==> trial 60: inputs <==
// Convolution2D
module Convolution2D(clk, rst, en_conv2d, base_result_addr, pix_base_addr, kernel_base_addr,
							in_pix, completed, pix_done, addrA, addrB, out_pix, kernel_weight
							);
export LEC_CHECK = 0
export ABC_AREA = 1
export CAP_MARGIN = 20
export CORE_MARGIN = 2
export CORE_UTILIZATION = 72
export CTS_CLUSTER_DIAMETER = 376
export SETUP_SLACK_MARGIN = 0.48
export SLEW_MARGIN = 20
create_clock -name core_clock -period 4.14 [get_ports {clk}]
run.sh (not shown) runs the stock make flow with config.mk's settings and CLKGATE_MAP_FILE=.
==> build 87 (differences from trial 60) <==
--- a/flow/config.mk
+++ b/flow/config.mk
@@ -7,8 +7,6 @@
 export LEC_CHECK = 0
-export ABC_AREA = 1
 export CAP_MARGIN = 20
 export CORE_MARGIN = 2
-export CORE_UTILIZATION = 72
-export CTS_CLUSTER_DIAMETER = 376
-export SETUP_SLACK_MARGIN = 0.48
+export CORE_UTILIZATION = 70
+export CTS_CLUSTER_SIZE = 37
 export SLEW_MARGIN = 20
==> flow/constraint.sdc (replaced) <==
create_clock -name core_clock -period 6.54 [get_ports {clk}]
set_input_delay 1.3080 -clock core_clock [delete_from_list [all_inputs] [get_ports {clk}]]
set_output_delay 1.3080 -clock core_clock [all_outputs]
set_load 0.01 [all_outputs]
==> qor summary <==
Area of the chip: build 87 27250 um2; trial 60 28590 um2
Sequential fraction of the synthesis area: build 87 0.2072; trial 60 0.1918
Cell variety after synth: build 87 70; trial 60 54
Chip height: build 87 165.1 um; trial 60 169.1 um
Share of synthesized cell area in and, or, nand and nor gates: build 87 0.1618; trial 60 0.1993
Die outline width: build 87 165.1 um; trial 60 169.1 um
Total core area: build 87 25330 um2; trial 60 26880 um2
Count of instances resized after the clock tree is built: build 87 112; trial 60 414
Post-Synthesis Mean Instance Area: build 87 9.315 um2; trial 60 7.898 um2
Status: build 87 complete, but fails checks; trial 60 aborted with a tool error
Last stage reached: build 87 -; trial 60 global routing (5_1_grt)
Violated checks: build 87 negative setup slack; trial 60 -
Total cell area at the placement stage: build 87 21020 um2; trial 60 23150 um2
XORs/XNORs by Area: build 87 0.03905; trial 60 0.02499
Ys cells: build 87 1950; trial 60 2485

========
==> maple: inputs <==
==> flow/design.v <==
`timescale 1ns / 1ps
module calculator(rst, clk, en, kernel_weights, in_pix, ack, out_pix, done, write);
	input rst, clk, en, ack;
	input signed [15:0]kernel_weights, in_pix;
	output reg done;
	output reg signed [31:0]out_pix;
	reg signed [31:0]temp;
	reg [4:0]counter;
	output write;
	parameter kernel_size = 3;
	assign write = (counter == (kernel_size*kernel_size)+1);
	always @ (posedge clk) begin
		done <= 0;
		if (rst || en == 0) begin
			counter <= 0;
			temp <= 0;
		end
		else begin
			if (counter < (kernel_size*kernel_size)+2)
				counter <= counter + 1;
			if (counter >= 1 && counter <= (kernel_size*kernel_size))
				temp <= temp + (kernel_weights * in_pix);
			if (counter == (kernel_size*kernel_size)+1) begin
				out_pix <= temp;
				done <= 1;
			end
		end
	end
endmodule
`timescale 1ns / 1ps
module ctrl(clk, en, write, result_addr, base_addrA, base_addrB, addrA, addrB);
	input clk, en, write;
	output reg [13:0]addrA;
	output reg [13:0]addrB;
	input [13:0]base_addrA;
	input [13:0]result_addr;
	input [13:0]base_addrB;
	parameter img_width = 48, kernel_size = 3;
	reg [4:0]count;
	reg [2:0]i;
	always @ (posedge clk)begin
		if(en)begin
			addrA <= addrA + 1;
			addrB <= addrB + 1;
			count <= count + 1;
			if (count >= kernel_size-1) begin
				i <= i+1;
				addrA <= base_addrA + (i+1)*img_width;
				count <= 0;
			end
			if (write)begin
				addrA <= result_addr;
			end
		end
		else begin
			addrA <= base_addrA;
			addrB <= base_addrB;
			count <= 0;
			i <= 0;
		end
	end
endmodule
`timescale 1ns / 1ps
module pixelpointprocessor(rst, en, clk, ack, result_addr, base_addrA, base_addrB, in_pix, kernel_weight, done, addrA, addrB, out_pix);
	input rst, en;
	input clk, ack;
	input [13:0]base_addrA;
	input [13:0]base_addrB;
	input [13:0]result_addr;
	parameter img_width = 48, kernel_size = 3;
	output [13:0] addrA;
	output [13:0] addrB;
	output signed [31:0] out_pix;
	output done;
	wire write;
	input signed [15:0]in_pix, kernel_weight;
	ctrl #(img_width, kernel_size) C1(clk, en, write, result_addr, base_addrA, base_addrB, addrA, addrB);
	calculator #(kernel_size) calc1(rst, clk, en, kernel_weight, in_pix, ack, out_pix, done, write);
endmodule
`timescale 1ns / 1ps
module ctrl_conv2D(rst, en_conv2d, clk, done, base_result_addr, pix_base_addr, kernel_base_addr, pix_addr, kernel_addr, en, ack, result_addr, completed);
	input rst, en_conv2d, clk, done;
	input [13:0]kernel_base_addr;
	input [13:0]pix_base_addr, base_result_addr;
	output reg [13:0]result_addr;
	output reg [13:0]pix_addr;
	output reg [13:0]kernel_addr;
	parameter img_width = 48, kernel_size = 3;
	localparam out_width = img_width - kernel_size + 1;
	output reg en, completed;
	reg busy;
	reg [6:0]col;
	reg [6:0]row;
	output reg ack;
	always @ (posedge clk)begin
		ack <= 0;
		completed <= 0;
		if (rst) begin
			busy <= 0;
			en <= 0;
			pix_addr <= 0;
			kernel_addr <= 0;
			result_addr <= 0;
		end
		else if (!busy) begin
			if (en_conv2d) begin
				busy <= 1;
				pix_addr <= pix_base_addr;
				kernel_addr <= kernel_base_addr;
				result_addr <= base_result_addr;
				col <= 0;
				row <= 0;
			end
		end
		else if (done) begin
			ack <= 1;
			en <= 0;
			result_addr <= result_addr + 1;
			if (col < out_width-1) begin
				col <= col + 1;
				pix_addr <= pix_addr + 1;
			end
			else begin
				col <= 0;
				row <= row + 1;
				pix_addr <= pix_addr + kernel_size;
			end
			if (col == out_width-1 && row == out_width-1) begin
				busy <= 0;
				completed <= 1;
			end
		end
		else if (!en) begin
			en <= 1;
		end
	end
endmodule
`timescale 1ns / 1ps
module Convolution2D(clk, rst, en_conv2d, base_result_addr, pix_base_addr, kernel_base_addr,
							in_pix, completed, pix_done, addrA, addrB, out_pix, kernel_weight
							);
	input signed[15:0]in_pix, kernel_weight;
	input clk, rst, en_conv2d;
	input [13:0]kernel_base_addr;
	input [13:0]pix_base_addr;
	input [13:0]base_result_addr;
	parameter img_width = 48, kernel_size = 3;
	output completed, pix_done;
	output signed[31:0] out_pix;
	output [13:0]addrA, addrB;
	wire en, ack;
	wire [13:0]pix_addr;
	wire [13:0]kernel_addr;
	wire [13:0]result_addr;
	ctrl_conv2D #(img_width, kernel_size) C2(rst, en_conv2d, clk, pix_done, base_result_addr, pix_base_addr, kernel_base_addr, pix_addr, kernel_addr, en, ack, result_addr, completed);	
	pixelpointprocessor #(img_width, kernel_size) P1(rst, en, clk, ack, result_addr, pix_addr, kernel_addr, in_pix, kernel_weight, pix_done, addrA, addrB, out_pix);
endmodule
==> flow/run.sh <==
#!/bin/bash
# the make line also repeats each setting of config.mk as NAME=value (left out here)
make -C /OpenROAD-flow-scripts/flow DESIGN_CONFIG=/design/flow/config.mk WORK_HOME=/design/flow/orfs CLKGATE_MAP_FILE= finish
==> flow/config.mk <==
export PLATFORM = sky130hd
export DESIGN_NAME = Convolution2D
export DESIGN_NICKNAME = Convolution2D
export VERILOG_FILES = /design/flow/design.v
export SDC_FILE = /design/flow/constraint.sdc
export NUM_CORES = 4
export LEC_CHECK = 0
export CAP_MARGIN = 20
export CORE_MARGIN = 2
export CORE_UTILIZATION = 65
export CTS_CLUSTER_DIAMETER = 30
export CTS_CLUSTER_SIZE = 62
export PLACE_DENSITY_LB_ADDON = 0.01
export SETUP_SLACK_MARGIN = 1.32
export SLEW_MARGIN = 20
export TNS_END_PERCENT = 5
==> flow/constraint.sdc <==
create_clock -name core_clock -period 4.42 [get_ports {clk}]
set_input_delay 0.8840 -clock core_clock [delete_from_list [all_inputs] [get_ports {clk}]]
set_output_delay 0.8840 -clock core_clock [all_outputs]
set_load 0.01 [all_outputs]
==> inputs of yarrow, as changes to maple <==
==> flow/config.mk (replaced) <==
export PLATFORM = sky130hd
export DESIGN_NAME = Convolution2D
export DESIGN_NICKNAME = Convolution2D
export VERILOG_FILES = /design/flow/design.v
export SDC_FILE = /design/flow/constraint.sdc
export NUM_CORES = 4
export LEC_CHECK = 0
export CAP_MARGIN = 20
export CORE_MARGIN = 2
export CORE_UTILIZATION = 58
export SLEW_MARGIN = 20
==> flow/constraint.sdc (replaced) <==
create_clock -name core_clock -period 6.9 [get_ports {clk}]
set_input_delay 1.3800 -clock core_clock [delete_from_list [all_inputs] [get_ports {clk}]]
set_output_delay 1.3800 -clock core_clock [all_outputs]
set_load 0.01 [all_outputs]
==> flow_summary_export.csv <==
group,metric,value,unit
routing,route.top_layer_used,"met4",
finish,layout.nets,2675,
global_route,via_count_of_the_first_global_routing_pass,14700,
worst_setup_path,critPathLaunch,"in_pix[1]",
finish,post_layout_nonfiller_instances,2590,
status,status,"no timing/DRC/antenna violations",
finish,flop_area,0.00376,mm2
worst_setup_path,startpoint_of_the_worst_slack_reg_to_reg_timing_path,"P1.calc1.temp[15]",
global_route,antenna_found_initial,0,
sta,post-route-period-util,0.982,
sta,achievable-frequency,148,MHz
worst_setup_path,timing.critical_path.arrival,7.10,ns
(the above is from yarrow)
==> flow_summary_export.csv <==
group,metric,value,unit
status,status,"failed layout checks",
status,so_faults,"negative setup slack",
worst_setup_path,critical-path-slowest-cell,"fa_2",
synth,muxShareOfSynthArea,0.00510,
worst_setup_path,startpoint_of_the_worst_slack_reg_to_reg_timing_path,"P1.calc1.temp[9]",
routing,route.top_layer_used,"met5",
finish,flop_area,0.00377,mm2
synth,synth-cells-yosys,1950,
finish,layout.nets,2760,
finish,bufAreaShareNonClock,0.150,
sta,setup_ws,-1.62,ns
sta,post-route-period-util,1.37,
sta,count_of_endpoints_failing_setup_in_the_final_report,26,
global_route,antenna_found_initial,1,
worst_setup_path,timing.critical_path.arrival,6.36,ns
finish,post_layout_nonfiller_instances,2658,
global_route,via_count_of_the_first_global_routing_pass,15800,
hold_path,hold_path_startpoint,"C2.kernel_addr[1]",
sta,achievable-frequency,166,MHz
(the above is from maple)
